==> flow/design.v <==
module PE(
    input           clk,
    input           rst_n,
    input           done,
    input [7:0]     west_in,
    input [7:0]     north_in,
    output reg [7:0]    east_out,
    output reg [7:0]    south_out,
    output reg [31:0]   result
);
reg [31:0] mult_res;
always @(negedge clk or negedge rst_n) begin
    if(!rst_n) begin
        east_out <= 8'b0;
        south_out <= 8'b0;
        result <= 32'b0;
        mult_res <= 32'b0;
    end
    else if(done) begin
        mult_res <= 32'b0;
        result <= 32'b0;
    end
    else begin
        mult_res <= west_in * north_in;
        result <= result + mult_res;
        east_out <= west_in;
        south_out <= north_in;
    end
end
endmodule
module TPU(
    clk,
    rst_n,
    in_valid,
    K,
    M,
    N,
    busy,
    A_wr_en,
    A_index,
    A_data_in,
    A_data_out,
    B_wr_en,
    B_index,
    B_data_in,
    B_data_out,
    C_wr_en,
    C_index,
    C_data_in,
    C_data_out
);
input               clk;
input               rst_n;
input               in_valid;
input [7:0]         K;
input [7:0]         M;
input [7:0]         N;
output reg          busy;
output reg          A_wr_en;
output reg [15:0]   A_index;
output reg [31:0]   A_data_in;
input      [31:0]   A_data_out;
output reg          B_wr_en;
output reg [15:0]   B_index;
output reg [31:0]   B_data_in;
input      [31:0]   B_data_out;
output reg          C_wr_en;
output reg [15:0]   C_index;
output reg [127:0]  C_data_in;
input      [127:0]  C_data_out;
integer i, j;
reg     done;
wire [7:0]      east_out[3:0][3:0];
wire [7:0]      south_out[3:0][3:0];
wire [127:0]    result[3:0];
reg [7:0]   A_data_reg [3:0][3:0];
reg [7:0]   B_data_reg [3:0][3:0];
reg [15:0]  counter;
reg [7:0]   K_reg, M_per_compute, M_reg, N_per_compute, N_reg;
reg [7:0]   M_div, M_mod, N_div, N_mod;
reg [7:0]   row_grp, col_grp;
PE P00(clk, rst_n, done, A_data_reg[0][0], B_data_reg[0][0], east_out[0][0], south_out[0][0], result[0][127:96]);
PE P01(clk, rst_n, done, east_out[0][0], B_data_reg[1][0], east_out[0][1], south_out[0][1], result[0][95:64]);
PE P02(clk, rst_n, done, east_out[0][1], B_data_reg[2][0], east_out[0][2], south_out[0][2], result[0][63:32]);
PE P03(clk, rst_n, done, east_out[0][2], B_data_reg[3][0], east_out[0][3], south_out[0][3], result[0][31:0]);
PE P10(clk, rst_n, done, A_data_reg[1][0], south_out[0][0], east_out[1][0], south_out[1][0], result[1][127:96]);
PE P11(clk, rst_n, done, east_out[1][0], south_out[0][1], east_out[1][1], south_out[1][1], result[1][95:64]);
PE P12(clk, rst_n, done, east_out[1][1], south_out[0][2], east_out[1][2], south_out[1][2], result[1][63:32]);
PE P13(clk, rst_n, done, east_out[1][2], south_out[0][3], east_out[1][3], south_out[1][3], result[1][31:0]);
PE P20(clk, rst_n, done, A_data_reg[2][0], south_out[1][0], east_out[2][0], south_out[2][0], result[2][127:96]);
PE P21(clk, rst_n, done, east_out[2][0], south_out[1][1], east_out[2][1], south_out[2][1], result[2][95:64]);
PE P22(clk, rst_n, done, east_out[2][1], south_out[1][2], east_out[2][2], south_out[2][2], result[2][63:32]);
PE P23(clk, rst_n, done, east_out[2][2], south_out[1][3], east_out[2][3], south_out[2][3], result[2][31:0]);
PE P30(clk, rst_n, done, A_data_reg[3][0], south_out[2][0], east_out[3][0], south_out[3][0], result[3][127:96]);
PE P31(clk, rst_n, done, east_out[3][0], south_out[2][1], east_out[3][1], south_out[3][1], result[3][95:64]);
PE P32(clk, rst_n, done, east_out[3][1], south_out[2][2], east_out[3][2], south_out[3][2], result[3][63:32]);
PE P33(clk, rst_n, done, east_out[3][2], south_out[2][3], east_out[3][3], south_out[3][3], result[3][31:0]);
always @ (posedge clk or negedge rst_n) begin
    if(!rst_n) begin
        busy <= 1'b0;
        done <= 1'b0;
        A_wr_en <= 1'b0;
        A_index <= 16'b0;
        A_data_in <= 32'b0;
        B_wr_en <= 1'b0;
        B_index <= 16'b0;
        B_data_in <= 32'b0;
        C_wr_en <= 1'b0;
        C_index <= 16'b0;
        C_data_in <= 128'b0;
        counter <= 16'b0;
        K_reg <= 8'b0;
        M_reg <= 8'b0;
        N_reg <= 8'b0;
        for(i=0; i<4; i=i+1) begin
            for(j=0; j<4; j=j+1) begin
                A_data_reg[i][j] <= 8'b0;
                B_data_reg[i][j] <= 8'b0;
            end
        end
    end
    else if(in_valid) begin
        busy <= 1'b1;
        done <= 1'b0;
        M_reg <= M;
        K_reg <= K;
        N_reg <= N;
        M_mod = M % 4;
        N_mod = N % 4;
        M_div = (M_mod == 0 ? M/4 : M/4 + 1);
        N_div = (N_mod == 0 ? N/4 : N/4 + 1);
        col_grp <= 8'b0;
        row_grp <= 8'b0;
    end
    else if(busy) begin
        done = 1'b0;
        N_per_compute = (col_grp+1 == N_div && N_mod != 0 ? N_mod : 4);
        M_per_compute = (row_grp+1 == M_div && M_mod != 0 ? M_mod : 4);
        for(i=0; i<4; i=i+1) begin
            A_data_reg[i][0] = A_data_reg[i][1];
            A_data_reg[i][1] = A_data_reg[i][2];
            A_data_reg[i][2] = A_data_reg[i][3];
            A_data_reg[i][3] = 8'b0;
            B_data_reg[i][0] = B_data_reg[i][1];
            B_data_reg[i][1] = B_data_reg[i][2];
            B_data_reg[i][2] = B_data_reg[i][3];
            B_data_reg[i][3] = 8'b0;
        end
        if(counter < K_reg) begin
            A_data_reg[0][0] = A_data_out[31: 24];
            A_data_reg[1][1] = A_data_out[23: 16];
            A_data_reg[2][2] = A_data_out[15: 8];
            A_data_reg[3][3] = A_data_out[7: 0];
            B_data_reg[0][0] = B_data_out[31: 24];
            B_data_reg[1][1] = B_data_out[23: 16];
            B_data_reg[2][2] = B_data_out[15: 8];
            B_data_reg[3][3] = B_data_out[7: 0];
        end
        if(counter < K_reg) begin
            A_index = A_index + 1;
            B_index = B_index + 1;
        end
        else begin
            A_index = (row_grp+1 == M_div ? 16'b0 : K_reg * (row_grp + 1));
            B_index = (row_grp+1 == M_div ? K_reg * (col_grp + 1) : K_reg * col_grp);
        end
        if(counter >= K_reg + N_per_compute) begin
            C_wr_en = 1'b1;
            C_index = col_grp * M_reg + row_grp * 4 + counter - K_reg - N_per_compute;
            C_data_in = result[counter - K_reg - N_per_compute];
        end
        else begin
            C_wr_en = 1'b0;
            C_index = 16'b0;
        end
        counter <= counter + 1;
        if(counter == K_reg + M_per_compute + N_per_compute) begin
            if(row_grp+1 == M_div && col_grp+1 == N_div) begin
                busy <= 1'b0;
                A_index = 16'b0;
                B_index = 16'b0;
            end
            else if(row_grp+1 < M_div) begin
                row_grp = row_grp + 1;
            end
            else if(row_grp+1 == M_div) begin
                col_grp = col_grp + 1;
                row_grp = 0;
            end
            done = 1'b1;
            counter <= 8'b0;
        end
    end
end
endmodule
Settings: LEC_CHECK=0, ABC_AREA=1, CAP_MARGIN=20, CELL_PAD_IN_SITES_GLOBAL_PLACEMENT=1, CORE_MARGIN=2, CORE_UTILIZATION=71, CTS_CLUSTER_DIAMETER=334, CTS_CLUSTER_SIZE=98, GPL_ROUTABILITY_DRIVEN=0, PLACE_DENSITY=0.39, SETUP_SLACK_MARGIN=1.39, SLEW_MARGIN=20; clock period 10.0 ns.
run.sh (not shown) runs the stock make flow with config.mk's settings and CLKGATE_MAP_FILE=.
The first run aborted during 3_1_place_gp_skip_io.
==> next run, changes <==
Settings changed: ABC_AREA 1 to unset, CAP_MARGIN 20 to 15, CELL_PAD_IN_SITES_GLOBAL_PLACEMENT 1 to unset, CORE_UTILIZATION 71 to 72, CTS_CLUSTER_DIAMETER 334 to unset, CTS_CLUSTER_SIZE 98 to 32, GPL_ROUTABILITY_DRIVEN 0 to unset, PLACE_DENSITY 0.39 to unset, SETUP_SLACK_MARGIN 1.39 to 1.22.
Clock period 10.0 ns to 6.84 ns, I/O delays scaled along.
Result:
- The new run completed, yet does not pass: setup timing
- synthesized cell count drops by about 23%
- die size came out lower by 3.8%
- synthesized area came out lower by about 2.4%
==> next run, changes <==
Settings changed: CTS_CLUSTER_DIAMETER set to 28, HOLD_SLACK_MARGIN set to -0.08, MAX_ROUTING_LAYER set to met4, SETUP_SLACK_MARGIN 1.22 to 1.67.
Clock period 6.84 ns to 5.74 ns, I/O delays scaled along.
What happened: The changed run finished but fails on setup timing. Total power climbs by 41%. Worst hold slack got worse by 350 ps. Sequential share of layout area drops by 1.8 points. Setup slack got worse by 570 ps. Final cell count climbs by 3.6%. Critical path depth is unchanged. Clock-buffer cell count climbs by 234. Cell area climbs by 7.0%. Global-route usage climbs by 5.7 points. First-iteration DRC count climbs by 25%. Wire length climbs by 16%.
==> next run, changes <==
Settings changed: ABC_AREA set to 1, CTS_CLUSTER_DIAMETER 28 to 397, CTS_CLUSTER_SIZE 32 to unset, HOLD_SLACK_MARGIN -0.08 to unset, SETUP_SLACK_MARGIN 1.67 to unset.
Clock period 5.74 ns to 5.47 ns, I/O delays scaled along.
=> The new run produced a layout that fails on setup timing. Die area goes up by a few percent. Clock power came out lower by well over a third. Cell area drops by a few percent. Area after synthesis went up by a few percent. Register-to-register slack improved by 250 ps. Global-route usage goes up by 0.89 points. Utilization shrinks by 5.9 points.

========
// TPU: RTL as listed in full above, without the edits since
clock: 5.47 ns
lec_check: 0
abc_area: 1
cap_margin: 15
core_margin: 2
core_utilization: 72
cts_cluster_diameter: 27
max_routing_layer: met4
setup_slack_margin: -0.39
slew_margin: 20
The starting point finished but fails on setup timing.
==> next run, changes <==
--- a/flow/config.mk
+++ b/flow/config.mk
@@ -8 +7,0 @@
-export ABC_AREA = 1
@@ -12 +11 @@
-export CTS_CLUSTER_DIAMETER = 27
+export CTS_CLUSTER_DIAMETER = 29
@@ -14 +13 @@
-export SETUP_SLACK_MARGIN = -0.39
+export SETUP_SLACK_MARGIN = 1.51
==> flow/constraint.sdc (replaced) <==
create_clock -name core_clock -period 5.56 [get_ports {clk}]
set_input_delay 1.1120 -clock core_clock [delete_from_list [all_inputs] [get_ports {clk}]]
set_output_delay 1.1120 -clock core_clock [all_outputs]
set_load 0.01 [all_outputs]
After rerunning: The new run produced a layout that fails on capacitance limit, setup timing; via count went down by roughly a tenth; utilization is higher by 2.3 points; setup slack degrades by 0.17 ns.
==> next run, changes <==
--- a/flow/config.mk
+++ b/flow/config.mk
@@ -8 +8 @@
-export CAP_MARGIN = 15
+export CAP_MARGIN = 20
@@ -10,4 +10 @@
-export CORE_UTILIZATION = 72
-export CTS_CLUSTER_DIAMETER = 29
-export MAX_ROUTING_LAYER = met4
-export SETUP_SLACK_MARGIN = 1.51
+export CORE_UTILIZATION = 11
==> flow/constraint.sdc (replaced) <==
create_clock -name core_clock -period 12.8 [get_ports {clk}]
set_input_delay 2.5600 -clock core_clock [delete_from_list [all_inputs] [get_ports {clk}]]
set_output_delay 2.5600 -clock core_clock [all_outputs]
set_load 0.01 [all_outputs]
Effect: This time the run completed without violations; combinational power shrinks by well over a third; count of clock-buffer cells in the layout shrinks by 159; power shrinks by well over a third; register-to-register slack improves by 3.4 ns; clock power shrinks by well over a third; via count shrinks by about a fifth; final cell count grows by well over a third; hold slack improves by 0.33 ns; setup slack improves by 3.4 ns.
==> next run, changes <==
--- a/flow/config.mk
+++ b/flow/config.mk
@@ -8 +8 @@
-export CAP_MARGIN = 20
+export CAP_MARGIN = 15
@@ -10 +10,4 @@
-export CORE_UTILIZATION = 11
+export CORE_UTILIZATION = 70
+export CTS_CLUSTER_DIAMETER = 28
+export MAX_ROUTING_LAYER = met4
+export SETUP_SLACK_MARGIN = 1.51
==> flow/constraint.sdc (replaced) <==
create_clock -name core_clock -period 5.56 [get_ports {clk}]
set_input_delay 1.1120 -clock core_clock [delete_from_list [all_inputs] [get_ports {clk}]]
set_output_delay 1.1120 -clock core_clock [all_outputs]
set_load 0.01 [all_outputs]
The changed run finished with setup timing left.
Clock power grows to 4.0 times its value.
Die area goes down by well over a third.
Non-clock buffer count goes up by 708.
Via count rose by about a fifth.
Power is estimated from default activity; no workload was simulated.
